==> flow/design.v <==
`timescale 1ns / 1ps
module cordic_single_stage #(parameter m = 6, parameter n = 10, parameter iter_length = 4)(clk, x_in, y_in, z_in, i, atan, x_out, y_out, z_out);
	input clk;
	input signed [m + n - 1:0] x_in, y_in, z_in;
	input signed [m + n - 1:0] atan;
	input [iter_length - 1:0] i;
	output reg [m + n - 1:0] x_out, y_out, z_out;
	reg signed [1:0] d;	
	always @(posedge clk) begin
		d = z_in[m + n - 1] == 1'b0 ? 1 : -1;
		x_out <= x_in - d * (y_in >>> i);
		y_out <= y_in + d * (x_in >>> i);
		z_out <= z_in - d * atan;
	end
endmodule
`timescale 1ns / 1ps
module cordic_pipeline(clk, x0, y0, z0, out_x, out_y, out_z);
	parameter M = 6;
	parameter N = 10;
	parameter ITER_BIT = 4;
	parameter ITER_COUNT = 11;
	input clk;
	input signed [M + N - 1:0] x0;
	input signed [M + N - 1:0] y0;
	input signed [M + N - 1:0] z0;
	output signed [M + N - 1:0] out_x;
	output signed [M + N - 1:0] out_y;
	output signed [M + N - 1:0] out_z;
	reg signed [M + N - 1:0] atan_lut [ITER_COUNT:0];
	initial begin
		atan_lut[0] = 16'b0000001100100100;
		atan_lut[1] = 16'b0000000111011010;
		atan_lut[2] = 16'b0000000011111010;
		atan_lut[3] = 16'b0000000001111111;
		atan_lut[4] = 16'b0000000000111111;
		atan_lut[5] = 16'b0000000000011111;
		atan_lut[6] = 16'b0000000000001111;
		atan_lut[7] = 16'b0000000000000111;
		atan_lut[8] = 16'b0000000000000011;
		atan_lut[9] = 16'b0000000000000001;
		atan_lut[10] = 16'b0000000000000000;
		atan_lut[11] = 16'b0000000000000000;
	end
	wire signed [M + N - 1:0] x_values [ITER_COUNT:0];
	wire signed [M + N - 1:0] y_values [ITER_COUNT:0];
	wire signed [M + N - 1:0] z_values [ITER_COUNT:0];
	assign x_values[0] = x0;
	assign y_values[0] = y0;
	assign z_values[0] = z0;
	genvar i;
	generate
		for (i = 0; i < ITER_COUNT; i = i + 1)
			begin
				cordic_single_stage #(.m(M), .n(N), .iter_length(ITER_BIT)) stage (
					 .clk(clk), 
					 .x_in(x_values[i]), 
					 .y_in(y_values[i]), 
					 .z_in(z_values[i]), 
					 .i(i), 
					 .atan(atan_lut[i]), 
					 .x_out(x_values[i + 1]), 
					 .y_out(y_values[i + 1]), 
					 .z_out(z_values[i + 1])
				);
			end
	endgenerate
	assign out_x = x_values[ITER_COUNT];
	assign out_y = y_values[ITER_COUNT];
	assign out_z = z_values[ITER_COUNT];
endmodule
clock: 2.71 ns
lec_check: 0
abc_area: 1
cap_margin: 20
core_margin: 2
core_utilization: 68
cts_cluster_size: 74
slew_margin: 20
run.sh (not shown) runs the stock make flow with config.mk's settings and CLKGATE_MAP_FILE=.
The first run completed, yet does not pass: negative setup slack.
==> next run, changes <==
- CORE_UTILIZATION: 68 -> 72
- HOLD_SLACK_MARGIN: unset -> -0.1
- clock period: 2.71 -> 3.21 ns (I/O delays scaled with it)
=> Now the flow finished clean. Synthesized area does not change. Final area shrinks by 6.9%.
==> next run, changes <==
- ABC_AREA: 1 -> unset
- CELL_PAD_IN_SITES_GLOBAL_PLACEMENT: unset -> 2
- CORE_MARGIN: 2 -> 9
- CORE_UTILIZATION: 72 -> 31
- CTS_CLUSTER_DIAMETER: unset -> 184
- CTS_CLUSTER_SIZE: 74 -> unset
- GPL_ROUTABILITY_DRIVEN: unset -> 0
- HOLD_SLACK_MARGIN: -0.1 -> unset
- PLACE_DENSITY_LB_ADDON: unset -> 0.17
- SETUP_SLACK_MARGIN: unset -> 0.39
- clock period: 3.21 -> 4.0 ns (I/O delays scaled with it)
Cell area fell by 4.5%; utilization fell by 43 points; worst setup slack gains 240 ps; synthesized cell count fell by 29%.
==> next run, changes <==
- CELL_PAD_IN_SITES_GLOBAL_PLACEMENT: 2 -> unset
- CORE_MARGIN: 9 -> 2
- CORE_UTILIZATION: 31 -> 40
- CTS_CLUSTER_DIAMETER: 184 -> unset
- GPL_ROUTABILITY_DRIVEN: 0 -> unset
- PLACE_DENSITY_LB_ADDON: 0.17 -> unset
- SETUP_SLACK_MARGIN: 0.39 -> unset
- clock period: 4.0 -> 3.82 ns (I/O delays scaled with it)
After rerunning: Synthesized cell count is unchanged; register-to-register slack is worse by 260 ps; cell count shrinks by 5.5%; utilization rose by 9.4 points; wire length fell by about 14%; critical path depth stays the same.
==> next run, changes <==
- CORE_UTILIZATION: 40 -> 60
- clock period: 3.82 -> 2.16 ns (I/O delays scaled with it)
After rerunning: Now the flow reached the layout checks and failed them: negative setup slack; global-route usage went up by 15 points; count of clock-buffer cells in the layout went down by 13; clock skew went down by 13 ps; wire length went up by about 50%; critical path depth went up by 1; area after synthesis is unchanged; sequential share of layout area went down by 4.8 points; cell area went up by about 30%; via count went up by 28%; non-clock buffer count went up by 1315.
